// mp2
module mp2 #(
    parameter CLK_FREQ = 12000000,
    parameter INTERVAL = CLK_FREQ / 360
)(
    input logic clk,
    input logic rst,
    output logic RGB_R,
    output logic RGB_G,
    output logic RGB_B
);
    logic [31:0] counter;
    logic [8:0] hue;
    logic [7:0] pwm_r, pwm_g, pwm_b;
    logic [7:0] pwm_counter;
    always_ff @(posedge clk) begin
        if (rst) begin
            counter <= 0;
            hue <= 0;
        end
        else if (counter >= INTERVAL)
        begin
            counter <= 0;
            hue <= (hue >= 359) ? 0 : hue + 1;
        end
        else
        begin
            counter <= counter + 1;
        end
    end
    always_comb begin
        pwm_r = (hue < 60) ? 255 :
                (hue < 120) ? (255 * (120 - hue) / 60) :
                (hue < 180) ? 0 :
                (hue < 240) ? 0 :
                (hue < 300) ? (255 * (hue - 240) / 60) :
                255;
        pwm_g = (hue < 60) ? (255 * (hue - 0) / 60) :
                (hue < 180) ? 255 :
                (hue < 240) ? (255 * (240 - hue) / 60) :
                0;
        pwm_b = (hue < 120) ? 0 :
                (hue < 180) ? (255 * (hue - 120) / 60) :
                (hue < 300) ? 255 :
                (hue < 360) ? (255 * (360 - hue) / 60) :
                0;
    end
    always_ff @(posedge clk) begin
        if (rst) pwm_counter <= 0;
        else pwm_counter <= pwm_counter + 1;
    end
    assign {RGB_R, RGB_G, RGB_B} = {pwm_counter < pwm_r, pwm_counter < pwm_g, pwm_counter < pwm_b};
endmodule
Size in the first run: about 2,200 cells after synthesis, ~49 flip-flops, about 5 I/O pins, roughly 0.018 sq mm of cells after synthesis.
clock: 15.5 ns
lec_check: 0
cap_margin: 20
core_margin: 2
core_utilization: 66
cts_cluster_diameter: 197
cts_cluster_size: 89
setup_slack_margin: 1.73
slew_margin: 20
run.sh (not shown) runs the stock make flow with config.mk's settings and CLKGATE_MAP_FILE=.
Edit:
- CTS_CLUSTER_DIAMETER: 197 -> 204
- CTS_CLUSTER_SIZE: 89 -> default
- HOLD_SLACK_MARGIN: default -> 0.28
- SETUP_SLACK_MARGIN: 1.73 -> default
- clock period: 15.5 -> 13.8 ns (I/O delays scaled with it)
Result:
- With this change the flow died in global routing (5_1_grt) with GRT-0232
- synthesized area is unchanged
- synthesized cell count does not change
- die size is unchanged
Edit:
- CORE_UTILIZATION: 66 -> 65
- CTS_CLUSTER_DIAMETER: 204 -> default
- CTS_CLUSTER_SIZE: default -> 80
- HOLD_SLACK_MARGIN: 0.28 -> default
- SETUP_SLACK_MARGIN: default -> 3.55
- TNS_END_PERCENT: default -> 5
Outcome: The new run reached the layout checks and failed them: negative setup slack. Synthesized cell count does not change. Die area came out higher by 1.5%. Synthesized area does not change.
Edit:
- CORE_UTILIZATION: 65 -> 70
- CTS_CLUSTER_DIAMETER: default -> 221
- CTS_CLUSTER_SIZE: 80 -> default
- SETUP_SLACK_MARGIN: 3.55 -> default
- TNS_END_PERCENT: 5 -> default
- clock period: 13.8 -> 13.7 ns (I/O delays scaled with it)
=> With this change the flow died in global routing (5_1_grt) on GRT-0116; synthesized area is unchanged; die area falls by about 7%; synthesized cell count stays the same.
Edit:
- CORE_UTILIZATION: 70 -> 57
- CTS_CLUSTER_DIAMETER: 221 -> default
- clock period: 13.7 -> 20.8 ns (I/O delays scaled with it)
Now the flow completed without violations. Synthesized cell count does not change. Synthesized area is unchanged. Die size rises by 22%.


mp2 again, from the RTL that the note above started with.
==> flow/config.mk <==
export PLATFORM = sky130hd
export DESIGN_NAME = mp2
export DESIGN_NICKNAME = mp2
export VERILOG_FILES = /design/flow/design.v
export SDC_FILE = /design/flow/constraint.sdc
export NUM_CORES = 4
export LEC_CHECK = 0
export CAP_MARGIN = 20
export CORE_MARGIN = 2
export CORE_UTILIZATION = 66
export CTS_CLUSTER_DIAMETER = 197
export CTS_CLUSTER_SIZE = 89
export SETUP_SLACK_MARGIN = 0.13
export SLEW_MARGIN = 20
==> flow/constraint.sdc <==
create_clock -name core_clock -period 13.8 [get_ports {clk}]
set_input_delay 2.7600 -clock core_clock [delete_from_list [all_inputs] [get_ports {clk}]]
set_output_delay 2.7600 -clock core_clock [all_outputs]
set_load 0.01 [all_outputs]
The first run died in global routing.
Next try:
Settings changed: CORE_UTILIZATION 66 to 40, CTS_CLUSTER_DIAMETER 197 to not set, CTS_CLUSTER_SIZE 89 to not set, SETUP_SLACK_MARGIN 0.13 to not set.
Clock period 13.8 ns to 22.0 ns, I/O delays scaled along.
After rerunning:
- Now the flow passed the timing, design-rule and antenna checks
- synthesized area stays the same
- synthesized cell count stays the same
- die size went up by about 60%
